== job 5486 ==
## conv_mac_unit
module conv_mac_unit (
	input wire aclk,
	input wire aresetn,
	input wire aclken,
	input wire[1:0] calfmt,
	input wire[8*16-1:0] mac_in_ftm,
	input wire[8*16-1:0] mac_in_wgt,
	input wire mac_in_ftm_masked,
	input wire[1:0] mac_in_info_along,
	input wire mac_in_valid,
	output wire[7:0] mac_out_exp,
	output wire[39:0] mac_out_frac,
	output wire[1:0] mac_out_info_along,
	output wire mac_out_valid
);
clock: 7.0 ns
lec_check: 0
cap_margin: 20
core_margin: 2
core_utilization: 40
gpl_timing_driven: 0
setup_slack_margin: 0.05
slew_margin: 20
run.sh (not shown) runs the stock make flow with config.mk's settings and CLKGATE_MAP_FILE=.
### job 5486 -> job 2049
Settings: SETUP_SLACK_MARGIN no longer set, was 0.05; GPL_TIMING_DRIVEN no longer set, was 0; CORE_UTILIZATION now 10, was 40; the clock period (ns, I/O delays scaled along) now 8.2, was 7.0.
Notes after the runs:
Final cell area: job 2049 above job 5486
Non-clock buffer count went down by more than half going from job 5486 to job 2049.
The die of job 2049 is larger than the one used in job 5486.
Taking job 5486 as the reference, in job 2049 post-synthesis cell count has remained practically unchanged.
For the wire length of the first global-routing pass, job 2049 came in 12000 µm lower than job 5486 did.
Job 2049 ends up with a post-CTS setup-driven buffer insertion count that is 36 lower than in job 5486.
On quantity of I/O buffers inserted on ports: between job 5486 and job 2049, it ends up lower for job 5486.
Input-level comparison between job 677 and job 2049:
Settings: changing CORE_UTILIZATION from 10 to 23; changing the clock period (ns, I/O delays scaled along) from 8.2 to 10.7.
Findings:
Job 677 ends up with lower layout-stage area growth over the synthesis result than job 2049 does.
Going from job 2049 to job 677, core utilization increased by 14 points relative to the old numbers, maximum fanout count along the critical path saw a decrease.
Vias after detailed routing in job 677 is about 0.8% above job 2049.
Measured against job 2049, the via-per-instance ratio of job 677 comes out at 1.5 times the reference value.
| clock skew | lower: job 2049 |
When job 677 is measured against job 2049, its fraction of area in registers turns out 1.8 points higher.
Min slew at the pin closest to its max-slew limit across job 677 and job 2049: job 677
Edits applied to the flow inputs when going from job 677 to job 2847:
Settings: a change of CORE_UTILIZATION from 23 to 22; a change of the clock period (ns, I/O delays scaled along) from 10.7 to 6.84.
Delta (job 2847 minus job 677): flop share of the area dropped 0.52 points; chip width shows an increase of 19 µm; global-route usage over all layers went down 0.52 points; non-clock buffer count higher; final core area utilization -0.59 points. The worst setup path category comes out in2out in one run and reg2reg in the other, namely in job 677 and job 2847 respectively. sky130_fd_sc_hd__nor2b_4 as the slowest cell on the critical path was reported by job 677, and sky130_fd_sc_hd__fa_1 by job 2847. The higher post-layout worst setup margin came out of job 677.
#### Input delta (job 3854 over job 2847)
Settings: changing CORE_UTILIZATION from 22 to 66; changing the clock period (ns, I/O delays scaled along) from 6.84 to 5.88.
--- outcome ---
From job 2847 to job 3854 the numbers moved as follows: cell count decreased 5250.
The final layout from job 2847, which completed every stage, passed the timing, design-rule and antenna checks at the end of the flow.
Although it ran to completion, job 3854 produced a layout that fails the final checks because of negative setup slack.
Job 3854 against job 2847: global router's overall resource usage picked up an extra 25 points; number of non-clock buffers in the layout went up 1125; arithmetic-cell share of the synthesized area counting full adders, half adders and majority gates did not really move.
Between job 2847 and job 3854, the flow reports total clock buffers created by CTS decreasing slightly.
Job 2847 → job 3854: peak fanout along the critical path now smaller.
Comparing job 2847 and job 3854, amount of wire on met2 after detailed routing is lower on job 2847.
The die used by job 3854 is smaller than the one used by job 2847.
Job 3854 — number of endpoints failing setup at the final stage 87 higher, job 2847 as reference
Setup changes, job 3854 to job 7492
Settings: a change of CORE_UTILIZATION from 66 to 40; a change of the clock period (ns, I/O delays scaled along) from 5.88 to 7.0.
## What came out
Compared to job 3854, job 7492 has tap cell instance count 65% higher. [job 7492] global router's overall resource usage fell 16 points relative to job 3854. Job 7492 finished every step from synthesis to the final layout, and the layout passed the timing, design-rule and antenna checks. Job 7492 vs job 3854: register share of the cell area up. Hold slack (job 7492 over job 3854): increase, 0.040 ns. Job 7492 vs job 3854, height of the die went up by 140 µm.

* * *

conv_mac_unit again, from the RTL that the note above started with.
clock: 4.71 ns
lec_check: 0
cap_margin: 20
core_margin: 2
core_utilization: 67
slew_margin: 20
The baseline completed, yet does not pass: negative setup slack.
Then changed:
Settings changed: CORE_UTILIZATION 67 to 66, SETUP_SLACK_MARGIN from default to 1.09.
Clock period 4.71 ns to 7.0 ns, I/O delays scaled along.
Result: The new run finished with timing, DRC and antenna clean. Final area went down by a few percent. Clock skew went up by 0.0046 ns.
Then changed:
Settings changed: CAP_MARGIN 20 to 5, CORE_UTILIZATION 66 to 40, CTS_CLUSTER_SIZE from default to 33, GPL_TIMING_DRIVEN from default to 0, HOLD_SLACK_MARGIN from default to 0.01, SETUP_SLACK_MARGIN 1.09 to 0.05.
Effect: The new run completed without violations; flip-flop count stays the same; worst hold slack got worse by 0.032 ns; wire length increases by roughly a tenth; utilization decreases by 31 points; via count decreases by a few percent; register-to-register slack got worse by 0.40 ns; clock skew increases by 0.0032 ns; fmax decreases by a few percent; die area increases by well over a third.
Then changed:
Settings changed: CELL_PAD_IN_SITES_GLOBAL_PLACEMENT from default to 1, GPL_ROUTABILITY_DRIVEN from default to 0, SLEW_MARGIN 20 to 10.
Worst hold slack gets better by 0.022 ns.
Routed wire length climbs by about 8%.
Clock-buffer cell count climbs by 8.
Non-clock buffer count climbs by 43.
Then changed:
Settings changed: CAP_MARGIN 5 to 20, CELL_PAD_IN_SITES_GLOBAL_PLACEMENT 1 to default, CTS_CLUSTER_SIZE 33 to default, GPL_ROUTABILITY_DRIVEN 0 to default, GPL_TIMING_DRIVEN 0 to default, HOLD_SLACK_MARGIN 0.01 to default, SETUP_SLACK_MARGIN 0.05 to default, SLEW_MARGIN 10 to 20.
Clock period 7.0 ns to 6.84 ns, I/O delays scaled along.
=> Clock skew goes up by 0.0062 ns. Core utilization goes down by 1.0 points. Cell count goes down by about 2.8%. Wire length goes down by 24%. Count of clock-buffer cells in the layout goes down by 3. Global-route usage goes down by 6.6 points.
Then changed:
Settings changed: ABC_AREA from default to 1, CORE_UTILIZATION 40 to 61.
Clock period 6.84 ns to 5.98 ns, I/O delays scaled along.
After rerunning: Synthesized area grows by 4.6%. Worst setup slack gets worse by 0.13 ns.

* * *

Starting RTL as in the previous note.
Design conv_mac_unit, start of the top module:
module conv_mac_unit (
	input wire aclk,
	input wire aresetn,
	input wire aclken,
	input wire[1:0] calfmt,
	input wire[8*16-1:0] mac_in_ftm,
	input wire[8*16-1:0] mac_in_wgt,
	input wire mac_in_ftm_masked,
	input wire[1:0] mac_in_info_along,
	input wire mac_in_valid,
	output wire[7:0] mac_out_exp,
	output wire[39:0] mac_out_frac,
	output wire[1:0] mac_out_info_along,
	output wire mac_out_valid
);
Settings: LEC_CHECK=0, CAP_MARGIN=20, CELL_PAD_IN_SITES_DETAIL_PLACEMENT=2, CELL_PAD_IN_SITES_GLOBAL_PLACEMENT=3, CORE_MARGIN=2, CORE_UTILIZATION=19, CTS_CLUSTER_DIAMETER=322, MIN_ROUTING_LAYER=met2, PLACE_DENSITY_LB_ADDON=0.1, SLEW_MARGIN=20, TNS_END_PERCENT=20; clock period 10.3 ns.
Then changed:
- CELL_PAD_IN_SITES_DETAIL_PLACEMENT: 2 -> default
- CELL_PAD_IN_SITES_GLOBAL_PLACEMENT: 3 -> default
- CORE_UTILIZATION: 19 -> 57
- CTS_CLUSTER_DIAMETER: 322 -> default
- MIN_ROUTING_LAYER: met2 -> default
- PLACE_DENSITY_LB_ADDON: 0.1 -> default
- TNS_END_PERCENT: 20 -> default
- clock period: 10.3 -> 4.27 ns (I/O delays scaled with it)
The changed run finished but failed the layout checks on negative setup slack.
Sequential cell count is unchanged.
Sequential share of layout area shrinks by 1.5 points.
Via count shrinks by about a fifth.
Setup slack is worse by 4.9 ns.
Die area shrinks by well over a third.
Fmax grows by about a fifth.
Final area grows by a few percent.
Then changed:
- CORE_UTILIZATION: 57 -> 58
- clock period: 4.27 -> 7.55 ns (I/O delays scaled with it)
Now the flow ran to the end with no violations.
Synthesized area does not change.
Final area goes down by 12%.
Via count drops by 7.5%.
Worst hold slack is better by 0.24 ns.
Worst setup slack gets better by 2.6 ns.
Global-route usage is lower by 1.3 points.
Clock-buffer cell count rose by 10.
Then changed:
- CORE_UTILIZATION: 58 -> 65
- clock period: 7.55 -> 3.99 ns (I/O delays scaled with it)
Now the flow completed, yet does not pass: negative setup slack.
Non-clock buffer count increases by 2275.
Clock skew decreases by 0.0074 ns.
Setup slack is worse by 3.5 ns.
Hold slack is better by 0.020 ns.
Cell area increases by 13%.
Via count increases by 14%.
Cell count increases by 9.6%.
Count of clock-buffer cells in the layout decreases by 17.
Then changed:
- CORE_UTILIZATION: 65 -> 68
- PLACE_DENSITY: default -> 0.42
- clock period: 3.99 -> 6.94 ns (I/O delays scaled with it)
Outcome:
- Now the flow completed with no timing, DRC or antenna violations
- routed wire length goes down by roughly a tenth
- final area goes down by roughly a tenth
- final cell count goes down by roughly a tenth
- hold slack got worse by 0.013 ns
- first-iteration DRC count goes down by a little under a tenth
- die size goes down by a few percent
- worst setup slack improved by 3.1 ns
- via count goes down by a little under a tenth
- count of clock-buffer cells in the layout goes down by 4
Then changed:
- CORE_UTILIZATION: 68 -> 72
- CTS_CLUSTER_DIAMETER: default -> 397
- clock period: 6.94 -> 6.0 ns (I/O delays scaled with it)
After rerunning:
- The changed run reached the layout checks and failed them: negative setup slack
- worst setup slack got worse by 0.86 ns
- register-to-register slack got worse by 0.86 ns
- die area came out lower by a few percent

* * *

conv_mac_unit again, from the RTL that the note above started with.
==> flow/design.v (excerpt) <==
module conv_mac_unit (
	input wire aclk,
	input wire aresetn,
	input wire aclken,
	input wire[1:0] calfmt,
	input wire[8*16-1:0] mac_in_ftm,
	input wire[8*16-1:0] mac_in_wgt,
	input wire mac_in_ftm_masked,
	input wire[1:0] mac_in_info_along,
	input wire mac_in_valid,
	output wire[7:0] mac_out_exp,
	output wire[39:0] mac_out_frac,
	output wire[1:0] mac_out_info_along,
	output wire mac_out_valid
);
	localparam integer ATOMIC_C = 8;
	wire[ATOMIC_C*16-1:0] mul_op_a;
	wire[ATOMIC_C*16-1:0] mul_op_b;
	wire mul_ce;
	wire[ATOMIC_C*32-1:0] mul_res;
	conv_mac_cell #(
		.ATOMIC_C(ATOMIC_C),
		.EN_SMALL_FP16("true"),
		.INFO_ALONG_WIDTH(2),
		.SIM_DELAY(0)
	)mac_cell_u(
		.aclk(aclk),
		.aresetn(aresetn),
		.aclken(aclken),
		.calfmt(calfmt),
		.mac_in_ftm(mac_in_ftm),
		.mac_in_wgt(mac_in_wgt),
		.mac_in_ftm_masked(mac_in_ftm_masked),
		.mac_in_info_along(mac_in_info_along),
		.mac_in_valid(mac_in_valid),
		.mac_out_exp(mac_out_exp),
		.mac_out_frac(mac_out_frac),
		.mac_out_info_along(mac_out_info_along),
		.mac_out_valid(mac_out_valid),
		.mul_op_a(mul_op_a),
		.mul_op_b(mul_op_b),
		.mul_ce(mul_ce),
		.mul_res(mul_res)
	);
	genvar mul_i;
	generate
		for(mul_i = 0;mul_i < ATOMIC_C;mul_i = mul_i + 1)
		begin:mul_blk
			signed_mul #(
				.op_a_width(16),
				.op_b_width(16),
				.output_width(32),
				.en_in_reg("false"),
				.en_out_reg("false"),
				.simulation_delay(0)
			)mul_u(
				.clk(aclk),
				.ce_in_reg(1'b0),
				.ce_mul(mul_ce),
				.ce_out_reg(1'b0),
				.op_a(mul_op_a[mul_i*16+15:mul_i*16]),
				.op_b(mul_op_b[mul_i*16+15:mul_i*16]),
  ...
export LEC_CHECK = 0
export ABC_AREA = 1
export CAP_MARGIN = 20
export CORE_ASPECT_RATIO = 0.72
export CORE_MARGIN = 9
export CORE_UTILIZATION = 40
export CTS_CLUSTER_DIAMETER = 137
export SLEW_MARGIN = 0
create_clock -name core_clock -period 7.0 [get_ports {aclk}]
The first run finished clean.
Then changed:
==> flow/config.mk (replaced) <==
export PLATFORM = sky130hd
export DESIGN_NAME = conv_mac_unit
export DESIGN_NICKNAME = conv_mac_unit
export VERILOG_FILES = /design/flow/design.v
export SDC_FILE = /design/flow/constraint.sdc
export NUM_CORES = 4
export LEC_CHECK = 0
export CAP_MARGIN = 20
export CORE_MARGIN = 2
export CORE_UTILIZATION = 53
export SLEW_MARGIN = 20
==> flow/constraint.sdc (replaced) <==
create_clock -name core_clock -period 6.58 [get_ports {aclk}]
set_input_delay 1.3160 -clock core_clock [delete_from_list [all_inputs] [get_ports {aclk}]]
set_output_delay 1.3160 -clock core_clock [all_outputs]
set_load 0.01 [all_outputs]
What happened: The changed run produced a clean layout. Core utilization climbs by 15 points. Wire length drops by roughly a tenth. Worst setup slack loses 0.077 ns.
Then changed:
--- a/flow/config.mk
+++ b/flow/config.mk
@@ -9,3 +9,4 @@
 export CORE_MARGIN = 2
-export CORE_UTILIZATION = 53
+export CORE_UTILIZATION = 72
+export PLACE_DENSITY = 0.64
 export SLEW_MARGIN = 20
==> flow/constraint.sdc (replaced) <==
create_clock -name core_clock -period 6.62 [get_ports {aclk}]
set_input_delay 1.3240 -clock core_clock [delete_from_list [all_inputs] [get_ports {aclk}]]
set_output_delay 1.3240 -clock core_clock [all_outputs]
set_load 0.01 [all_outputs]
Effect:
- non-clock buffer count came out lower by 101
- worst setup slack loses 0.070 ns
- die size came out lower by 26%
- synthesized area is unchanged
- wire length came out higher by 1.9%
Then changed:
--- a/flow/config.mk
+++ b/flow/config.mk
@@ -10,3 +10,5 @@
 export CORE_UTILIZATION = 72
+export CTS_CLUSTER_SIZE = 62
 export PLACE_DENSITY = 0.64
+export SETUP_SLACK_MARGIN = -0.41
 export SLEW_MARGIN = 20
==> flow/constraint.sdc (replaced) <==
create_clock -name core_clock -period 5.53 [get_ports {aclk}]
set_input_delay 1.1060 -clock core_clock [delete_from_list [all_inputs] [get_ports {aclk}]]
set_output_delay 1.1060 -clock core_clock [all_outputs]
set_load 0.01 [all_outputs]
After rerunning: The new run ran to the end with violations: setup timing. Global-route usage increases by 3.5 points. Final area increases by a little under a tenth. Register-to-register slack loses 2.0 ns. Critical path depth decreases by 3. Count of clock-buffer cells in the layout decreases by 7. Die area stays the same. Clock skew increases by 0.010 ns.

* * *

## old
conv_mac_unit again, from the RTL that the note above started with.
==> flow/design.v (excerpt) <==
module conv_mac_unit (
	input wire aclk,
	input wire aresetn,
	input wire aclken,
	input wire[1:0] calfmt,
	input wire[8*16-1:0] mac_in_ftm,
	input wire[8*16-1:0] mac_in_wgt,
	input wire mac_in_ftm_masked,
	input wire[1:0] mac_in_info_along,
	input wire mac_in_valid,
	output wire[7:0] mac_out_exp,
	output wire[39:0] mac_out_frac,
	output wire[1:0] mac_out_info_along,
	output wire mac_out_valid
);
	localparam integer ATOMIC_C = 8;
	wire[ATOMIC_C*16-1:0] mul_op_a;
	wire[ATOMIC_C*16-1:0] mul_op_b;
	wire mul_ce;
	wire[ATOMIC_C*32-1:0] mul_res;
	conv_mac_cell #(
		.ATOMIC_C(ATOMIC_C),
		.EN_SMALL_FP16("true"),
		.INFO_ALONG_WIDTH(2),
		.SIM_DELAY(0)
	)mac_cell_u(
		.aclk(aclk),
		.aresetn(aresetn),
		.aclken(aclken),
		.calfmt(calfmt),
		.mac_in_ftm(mac_in_ftm),
		.mac_in_wgt(mac_in_wgt),
		.mac_in_ftm_masked(mac_in_ftm_masked),
		.mac_in_info_along(mac_in_info_along),
		.mac_in_valid(mac_in_valid),
		.mac_out_exp(mac_out_exp),
		.mac_out_frac(mac_out_frac),
		.mac_out_info_along(mac_out_info_along),
		.mac_out_valid(mac_out_valid),
		.mul_op_a(mul_op_a),
		.mul_op_b(mul_op_b),
		.mul_ce(mul_ce),
		.mul_res(mul_res)
	);
	genvar mul_i;
	generate
		for(mul_i = 0;mul_i < ATOMIC_C;mul_i = mul_i + 1)
		begin:mul_blk
			signed_mul #(
				.op_a_width(16),
				.op_b_width(16),
				.output_width(32),
				.en_in_reg("false"),
				.en_out_reg("false"),
				.simulation_delay(0)
			)mul_u(
				.clk(aclk),
				.ce_in_reg(1'b0),
				.ce_mul(mul_ce),
				.ce_out_reg(1'b0),
				.op_a(mul_op_a[mul_i*16+15:mul_i*16]),
				.op_b(mul_op_b[mul_i*16+15:mul_i*16]),
				.res(mul_res[mul_i*32+31:mul_i*32])
			);
		end
	endgenerate
endmodule
clock: 4.27 ns
lec_check: 0
abc_area: 1
cap_margin: 20
core_margin: 2
core_utilization: 69
cts_cluster_diameter: 334
cts_cluster_size: 99
place_density: 0.4
slew_margin: 20
old did not make it past global routing, where a tool error ended it.
Modified inputs, new compared to old
Settings: clearing CTS_CLUSTER_DIAMETER, which used to be 334; swapping 69 for 60 in CORE_UTILIZATION; clearing PLACE_DENSITY, which used to be 0.4.
[summary]
new had finished all stages when the layout checks came back failing, citing negative setup slack. Max die height across new and old: new. In the reports for new and old, the smaller number of buffers on the longest clock path belongs to old. Global placer's final weighted congestion: new vs old down 3.8%. Worst slack at placement: new lower than old. new — number of clock buffers inserted by TritonCTS 149 higher, old as reference. new vs old: floorplan-stage core utilization down. Taking old as the reference, in new cell resize tally after clock tree synthesis went down, x dimension of the die picked up an extra 35 um.
